==> flow/design.v (excerpt) <==
module axis_gain_wrapper #(
    parameter integer C_S_AXI_DATA_WIDTH = 32,
    parameter integer C_S_AXI_ADDR_WIDTH = 4,
    parameter integer AUDIO_WIDTH        = 16,
    parameter integer GAIN_FBITS         = 12
)(
    input  wire aclk,
    input  wire aresetn,
    input  wire [31:0] s_axis_tdata,
    input  wire        s_axis_tlast,
    input  wire        s_axis_tvalid,
    output wire        s_axis_tready,
    output wire [31:0] m_axis_tdata,
    output wire        m_axis_tlast,
    output wire        m_axis_tvalid,
    input  wire        m_axis_tready,
    input  wire [C_S_AXI_ADDR_WIDTH-1:0] s_axi_awaddr,
    input  wire                          s_axi_awvalid,
    output reg                           s_axi_awready,
    input  wire [C_S_AXI_DATA_WIDTH-1:0] s_axi_wdata,
    input  wire [3:0]                    s_axi_wstrb,
    input  wire                          s_axi_wvalid,
    output reg                           s_axi_wready,
    output reg  [1:0]                    s_axi_bresp,
    output reg                           s_axi_bvalid,
    input  wire                          s_axi_bready,
    input  wire [C_S_AXI_ADDR_WIDTH-1:0] s_axi_araddr,
    input  wire                          s_axi_arvalid,
    output reg                           s_axi_arready,
    output reg  [C_S_AXI_DATA_WIDTH-1:0] s_axi_rdata,
    output reg  [1:0]                    s_axi_rresp,
    output reg                           s_axi_rvalid,
    input  wire                          s_axi_rready
);
make LEC_CHECK=0 CAP_MARGIN=0 CELL_PAD_IN_SITES_DETAIL_PLACEMENT=1 CELL_PAD_IN_SITES_GLOBAL_PLACEMENT=3 CORE_ASPECT_RATIO=1.78 CORE_MARGIN=2 CORE_UTILIZATION=46 CTS_CLUSTER_DIAMETER=229 CTS_CLUSTER_SIZE=85 GPL_ROUTABILITY_DRIVEN=1 HOLD_SLACK_MARGIN=-0.05 MAX_ROUTING_LAYER=met5 PLACE_DENSITY=0.77 SETUP_SLACK_MARGIN=-0.73 SLEW_MARGIN=10 TNS_END_PERCENT=95 finish   # period 8.14 ns
run.sh (not shown) runs the stock make flow with config.mk's settings and CLKGATE_MAP_FILE=.
The starting point produced a layout that fails on setup timing.
Edit:
==> flow/config.mk (replaced) <==
export PLATFORM = sky130hd
export DESIGN_NAME = axis_gain_wrapper
export DESIGN_NICKNAME = axis_gain_wrapper
export VERILOG_FILES = /design/flow/design.v
export SDC_FILE = /design/flow/constraint.sdc
export NUM_CORES = 4
export LEC_CHECK = 0
export CAP_MARGIN = 20
export CORE_MARGIN = 2
export CORE_UTILIZATION = 14
export SLEW_MARGIN = 20
==> flow/constraint.sdc (replaced) <==
create_clock -name core_clock -period 8.85 [get_ports {aclk}]
set_input_delay 1.7700 -clock core_clock [delete_from_list [all_inputs] [get_ports {aclk}]]
set_output_delay 1.7700 -clock core_clock [all_outputs]
set_load 0.01 [all_outputs]
Effect: This time the run completed without violations. Setup slack improved by 0.57 ns. Die size came out higher to 3.2 times its value. Clock skew went up by 0.0064 ns. Synthesized area does not change. Register-to-register slack improved by 0.72 ns. Sequential share of layout area falls by 0.49 points. Design area goes up by 4.8%. Wire length came out lower by 7.8%. Cell count came out higher by 42%. Worst hold slack barely changes. Power decreases by 11%.
Edit:
--- a/flow/config.mk
+++ b/flow/config.mk
@@ -8,4 +8,4 @@
 export CAP_MARGIN = 20
 export CORE_MARGIN = 2
-export CORE_UTILIZATION = 14
+export CORE_UTILIZATION = 40
 export SLEW_MARGIN = 20
==> flow/constraint.sdc (replaced) <==
create_clock -name core_clock -period 8.0 [get_ports {aclk}]
set_input_delay 1.6000 -clock core_clock [delete_from_list [all_inputs] [get_ports {aclk}]]
set_output_delay 1.6000 -clock core_clock [all_outputs]
set_load 0.01 [all_outputs]
Effect:
- The changed run finished clean
- sequential share of layout area rises by 0.38 points
- global-route usage rises by 13 points
- cell area went down by about 3.6%
- via count stays flat
- first-iteration DRC count falls by about 3.3%
- die area goes down by 65%
- critical path depth rose by 2
- setup slack loses 0.18 ns
- power rises by 12%
- count of clock-buffer cells in the layout goes up by 2
- clock power grows by 5.3%
Edit:
--- a/flow/config.mk
+++ b/flow/config.mk
@@ -7,5 +7,9 @@
 export LEC_CHECK = 0
 export CAP_MARGIN = 20
+export CORE_ASPECT_RATIO = 0.59
 export CORE_MARGIN = 2
 export CORE_UTILIZATION = 40
+export GPL_TIMING_DRIVEN = 0
+export HOLD_SLACK_MARGIN = 0.1
 export SLEW_MARGIN = 20
+export TNS_END_PERCENT = 20
Total power drops by 1.2%.
Flip-flop count is unchanged.
Sequential power drops by about 0.6%.
Combinational power drops by about 4%.
Final area drops by 3.4%.
Final cell count drops by 1.7%.
Edit:
--- a/flow/config.mk
+++ b/flow/config.mk
@@ -7,9 +7,8 @@
 export LEC_CHECK = 0
 export CAP_MARGIN = 20
-export CORE_ASPECT_RATIO = 0.59
 export CORE_MARGIN = 2
 export CORE_UTILIZATION = 40
-export GPL_TIMING_DRIVEN = 0
-export HOLD_SLACK_MARGIN = 0.1
+export CTS_CLUSTER_DIAMETER = 358
+export CTS_CLUSTER_SIZE = 78
+export PLACE_DENSITY = 0.37
 export SLEW_MARGIN = 20
-export TNS_END_PERCENT = 20
Outcome: The changed run completed with no timing, DRC or antenna violations. Via count went down by 0.38%. Wire length went down by 2.6%. Area after synthesis is unchanged. Combinational power went up by about 10%. Hold slack gets better by 0.0051 ns. Final area went up by 5.2%. Utilization went up by 2.2 points. Total power went up by 6.3%. Non-clock buffer count went up by 107.
Edit:
--- a/flow/config.mk
+++ b/flow/config.mk
@@ -7,8 +7,10 @@
 export LEC_CHECK = 0
 export CAP_MARGIN = 20
+export CORE_ASPECT_RATIO = 0.69
 export CORE_MARGIN = 2
-export CORE_UTILIZATION = 40
-export CTS_CLUSTER_DIAMETER = 358
-export CTS_CLUSTER_SIZE = 78
-export PLACE_DENSITY = 0.37
+export CORE_UTILIZATION = 29
+export GPL_TIMING_DRIVEN = 1
+export HOLD_SLACK_MARGIN = -0.1
+export PLACE_DENSITY = 0.56
 export SLEW_MARGIN = 20
+export TNS_END_PERCENT = 25
=> Die area is higher by well over a third. Design area came out higher slightly. Final cell count is higher by a little under a tenth. Setup slack got worse by 0.066 ns.

========
axis_gain_wrapper again, from the RTL that the note above started with.
make LEC_CHECK=0 CAP_MARGIN=0 CORE_ASPECT_RATIO=0.5 CORE_MARGIN=2 CORE_UTILIZATION=58 CTS_CLUSTER_DIAMETER=167 CTS_CLUSTER_SIZE=66 PLACE_DENSITY=0.37 SETUP_SLACK_MARGIN=2.25 SLEW_MARGIN=20 TNS_END_PERCENT=35 finish   # period 12.2 ns
Change:
- CAP_MARGIN: 0 -> 20
- CORE_ASPECT_RATIO: 0.5 -> not set
- CORE_UTILIZATION: 58 -> 57
- CTS_CLUSTER_DIAMETER: 167 -> not set
- CTS_CLUSTER_SIZE: 66 -> not set
- PLACE_DENSITY: 0.37 -> not set
- SETUP_SLACK_MARGIN: 2.25 -> not set
- TNS_END_PERCENT: 35 -> not set
- clock period: 12.2 -> 4.34 ns (I/O delays scaled with it)
Result: With this change the flow produced a layout that fails on setup timing. Worst setup slack degrades by 4900 ps. Combinational power came out higher to 4.2 times its value. Sequential cell count does not change. Critical path depth came out higher by 3. Sequential power came out higher to 2.8 times its value. Total power came out higher to 3.5 times its value. Sequential share of layout area came out lower by 1.7 points. Die area came out higher by 1.5%.
Change:
- CORE_UTILIZATION: 57 -> 61
- PLACE_DENSITY: not set -> 0.39
- clock period: 4.34 -> 8.85 ns (I/O delays scaled with it)
The new run produced a clean layout.
Core utilization drops by 4.7 points.
Via count drops by 6.7%.
Total power drops by 58%.
Cell area drops by 13%.
Sequential cell count stays the same.
Setup slack improved by 2800 ps.
Change:
- CORE_UTILIZATION: 61 -> 72
- CTS_CLUSTER_DIAMETER: not set -> 394
- CTS_CLUSTER_SIZE: not set -> 99
- TNS_END_PERCENT: not set -> 10
- clock period: 8.85 -> 4.71 ns (I/O delays scaled with it)
The changed run ran to the end with violations: setup timing.
Design area goes up by 13%.
Die area goes down by 15%.
Power goes up by 130%.
Change:
- CAP_MARGIN: 20 -> 0
- CTS_CLUSTER_DIAMETER: 394 -> 230
- SETUP_SLACK_MARGIN: not set -> -0.62
- clock period: 4.71 -> 6.31 ns (I/O delays scaled with it)
Outcome: The changed run ran to the end with violations: setup timing. Hold slack loses 11 ps. Count of clock-buffer cells in the layout is unchanged. Critical path depth stays the same. Synthesized area stays the same. Core utilization goes down by 3.8 points. Power goes down by about 30%. Global-route usage goes down by 0.30 points. Cell area goes down by about 4%. Die area is unchanged.

========
Starting RTL as in the previous note.
Settings: LEC_CHECK=0, CAP_MARGIN=0, CELL_PAD_IN_SITES_GLOBAL_PLACEMENT=1, CORE_ASPECT_RATIO=0.5, CORE_MARGIN=2, CORE_UTILIZATION=58, CTS_CLUSTER_DIAMETER=333, CTS_CLUSTER_SIZE=66, PLACE_DENSITY=0.37, SETUP_SLACK_MARGIN=3.42, SLEW_MARGIN=20, TNS_END_PERCENT=35; clock period 12.2 ns.
Edit:
CAP_MARGIN = 30   (was 0)
CELL_PAD_IN_SITES_GLOBAL_PLACEMENT = default   (was 1)
CTS_CLUSTER_DIAMETER = 167   (was 333)
SETUP_SLACK_MARGIN = -0.73   (was 3.42)
TNS_END_PERCENT = 95   (was 35)
After rerunning: The changed run finished clean. Routed wire length goes down by a few percent. Final cell count falls slightly. Total power goes down by a few percent. Clock-buffer cell count went down by 2. Die size does not change. Final area falls by a few percent. Maximum frequency fell by roughly a tenth. Combinational power goes down by roughly a tenth.
Edit:
CORE_ASPECT_RATIO = default   (was 0.5)
CORE_UTILIZATION = 70   (was 58)
CTS_CLUSTER_SIZE = 14   (was 66)
PLACE_DENSITY = default   (was 0.37)
PLACE_DENSITY_LB_ADDON = 0.05   (was default)
clock period = 8.77 ns   (was 12.2 ns; I/O delays follow)
Via count increases by 6.6%.
Total power increases by 48%.
Hold slack is about the same.
Wire length increases by 4.3%.
Edit:
CAP_MARGIN = 20   (was 30)
CORE_UTILIZATION = 40   (was 70)
CTS_CLUSTER_DIAMETER = default   (was 167)
CTS_CLUSTER_SIZE = default   (was 14)
PLACE_DENSITY_LB_ADDON = default   (was 0.05)
SETUP_SLACK_MARGIN = default   (was -0.73)
TNS_END_PERCENT = default   (was 95)
clock period = 7.82 ns   (was 8.77 ns; I/O delays follow)
After rerunning: Count of clock-buffer cells in the layout is unchanged; core utilization went down by 31 points; total power rose by 17%; design area rises by 7.7%; hold slack loses 0.0045 ns; die size climbs by 73%; critical path depth grows by 2; non-clock buffer count grows by 200; global-route usage drops by 16 points; sequential power grows by 12%.

========
== v3 ==
axis_gain_wrapper again, from the RTL that the note above started with.
clock: 6.77 ns
lec_check: 0
cap_margin: 20
core_margin: 2
core_utilization: 71
cts_cluster_diameter: 36
cts_cluster_size: 51
setup_slack_margin: 1.96
slew_margin: 20
The flow completed for v3, but it is not clean: the layout still shows negative setup slack.
Inputs modified between v3 and v34:
# v3
export LEC_CHECK = 0
export CAP_MARGIN = 20
export CORE_MARGIN = 2
export CORE_UTILIZATION = 71
export CTS_CLUSTER_DIAMETER = 36
export CTS_CLUSTER_SIZE = 51
export SETUP_SLACK_MARGIN = 1.96
export SLEW_MARGIN = 20
create_clock -name core_clock -period 6.77 [get_ports {aclk}]
# v34
export LEC_CHECK = 0
export CAP_MARGIN = 20
export CORE_MARGIN = 2
export CORE_UTILIZATION = 40
export GPL_TIMING_DRIVEN = 0
export SLEW_MARGIN = 20
export TNS_END_PERCENT = 25
create_clock -name core_clock -period 8.0 [get_ports {aclk}]
--- outcome ---
v34 ran to completion and came out clean on the timing, DRC and antenna checks.
When v34 is set beside v3, its detailed-routed wire length on met2 turns out to be 19% smaller.
Taking v3 as the reference, in v34 routed length on met1 rose by 4.9 mm; sequential share of layout area increased by 1.1 points relative to the old numbers; via count of the first global-routing pass decreased about 20%; sequential logic power dropped about 20%; global-route usage went down by 24 points.
Going from v3 to v34, post-route total power shrinks by about 30%.
Here is what was changed in the inputs of v55 compared with v34.
# v34
export LEC_CHECK = 0
export CAP_MARGIN = 20
export CORE_MARGIN = 2
export CORE_UTILIZATION = 40
export GPL_TIMING_DRIVEN = 0
export SLEW_MARGIN = 20
export TNS_END_PERCENT = 25
create_clock -name core_clock -period 8.0 [get_ports {aclk}]
# v55
export LEC_CHECK = 0
export CAP_MARGIN = 20
export CORE_MARGIN = 2
export CORE_UTILIZATION = 54
export CTS_CLUSTER_DIAMETER = 216
export CTS_CLUSTER_SIZE = 100
export SLEW_MARGIN = 20
export TNS_END_PERCENT = 5
create_clock -name core_clock -period 8.0 [get_ports {aclk}]
- Final cell count: v55 vs v34 down 135
- Die area: v55 better than v34
- As far as power per standard cell area is concerned, v34 and v55 perform about the same.
- v55 vs v34 on utilization: v55 is the higher one.
- v34 has higher worst max-slew margin expressed relative to the limit than v55.
- Re number of endpoints failing setup at the final stage: no difference whatsoever between v55 and v34.
- Sort v55 and v34 by number of stages on the worst setup path desc -> top: v34
- Share of final layout cell area taken by clock buffers and inverters, v55 and v34: lower on v55
- The via count in v55 was higher than what v34 gave.

========
Starting RTL as in the previous note.
clock: 5.47 ns
lec_check: 0
cap_margin: 0
core_margin: 2
core_utilization: 72
cts_cluster_diameter: 40
cts_cluster_size: 41
setup_slack_margin: -0.44
slew_margin: 20
tns_end_percent: 95
The starting point completed, yet does not pass: setup timing.
Then changed:
==> flow/config.mk (replaced) <==
export PLATFORM = sky130hd
export DESIGN_NAME = axis_gain_wrapper
export DESIGN_NICKNAME = axis_gain_wrapper
export VERILOG_FILES = /design/flow/design.v
export SDC_FILE = /design/flow/constraint.sdc
export NUM_CORES = 4
export LEC_CHECK = 0
export CAP_MARGIN = 20
export CORE_MARGIN = 2
export CORE_UTILIZATION = 72
export CTS_CLUSTER_DIAMETER = 79
export PLACE_DENSITY = 0.39
export SLEW_MARGIN = 20
export TNS_END_PERCENT = 10
==> flow/constraint.sdc (replaced) <==
create_clock -name core_clock -period 8.85 [get_ports {aclk}]
set_input_delay 1.7700 -clock core_clock [delete_from_list [all_inputs] [get_ports {aclk}]]
set_output_delay 1.7700 -clock core_clock [all_outputs]
set_load 0.01 [all_outputs]
Outcome: The changed run completed with no timing, DRC or antenna violations. Utilization shrinks by 9.5 points. Die size is unchanged. Power goes down by 48%. Final cell count came out lower by 7.1%. Routed wire length shrinks by 22%. Clock-buffer cell count stays the same. Non-clock buffer count decreases by 273. First-iteration DRC count drops by 39%. Design area is lower by 10%.
Then changed:
--- a/flow/config.mk
+++ b/flow/config.mk
@@ -8,7 +8,5 @@
 export CAP_MARGIN = 20
 export CORE_MARGIN = 2
-export CORE_UTILIZATION = 72
-export CTS_CLUSTER_DIAMETER = 79
-export PLACE_DENSITY = 0.39
+export CORE_UTILIZATION = 52
+export CTS_CLUSTER_SIZE = 97
 export SLEW_MARGIN = 20
-export TNS_END_PERCENT = 10
==> flow/constraint.sdc (replaced) <==
create_clock -name core_clock -period 9.4 [get_ports {aclk}]
set_input_delay 1.8800 -clock core_clock [delete_from_list [all_inputs] [get_ports {aclk}]]
set_output_delay 1.8800 -clock core_clock [all_outputs]
set_load 0.01 [all_outputs]
Result: Clock power came out lower by 8.3%. Clock skew came out lower by 0.0072 ns. Power goes down by 8.5%. Synthesized cell count does not change. Routed wire length came out higher by 5.9%.
Then changed:
--- a/flow/config.mk
+++ b/flow/config.mk
@@ -8,5 +8,5 @@
 export CAP_MARGIN = 20
 export CORE_MARGIN = 2
-export CORE_UTILIZATION = 52
-export CTS_CLUSTER_SIZE = 97
+export CORE_UTILIZATION = 66
+export CTS_CLUSTER_SIZE = 51
 export SLEW_MARGIN = 20
==> flow/constraint.sdc (replaced) <==
create_clock -name core_clock -period 6.77 [get_ports {aclk}]
set_input_delay 1.3540 -clock core_clock [delete_from_list [all_inputs] [get_ports {aclk}]]
set_output_delay 1.3540 -clock core_clock [all_outputs]
set_load 0.01 [all_outputs]
With this change the flow finished but failed the layout checks on setup timing.
Hold slack gets worse by 0.0053 ns.
Utilization rose by 28 points.
Sequential power rose by about 40%.
Die area fell by about 20%.
Power rose by 71%.
Area after synthesis stays the same.
Worst setup slack gets worse by 1.0 ns.
Register-to-register slack gets worse by 2.0 ns.
Cell area rose by about 15%.
Clock power rose by about 40%.
Then changed:
--- a/flow/config.mk
+++ b/flow/config.mk
@@ -6,7 +6,8 @@
 export NUM_CORES = 4
 export LEC_CHECK = 0
-export CAP_MARGIN = 20
+export CAP_MARGIN = 5
 export CORE_MARGIN = 2
-export CORE_UTILIZATION = 66
+export CORE_UTILIZATION = 71
 export CTS_CLUSTER_SIZE = 51
+export PLACE_DENSITY = 0.65
 export SLEW_MARGIN = 20
- The new run reached the layout checks and failed them: setup timing
- routed wire length rises by well over a third
- worst setup slack is worse by 0.76 ns
- cell area rose slightly
Power is estimated from default activity; no workload was simulated.
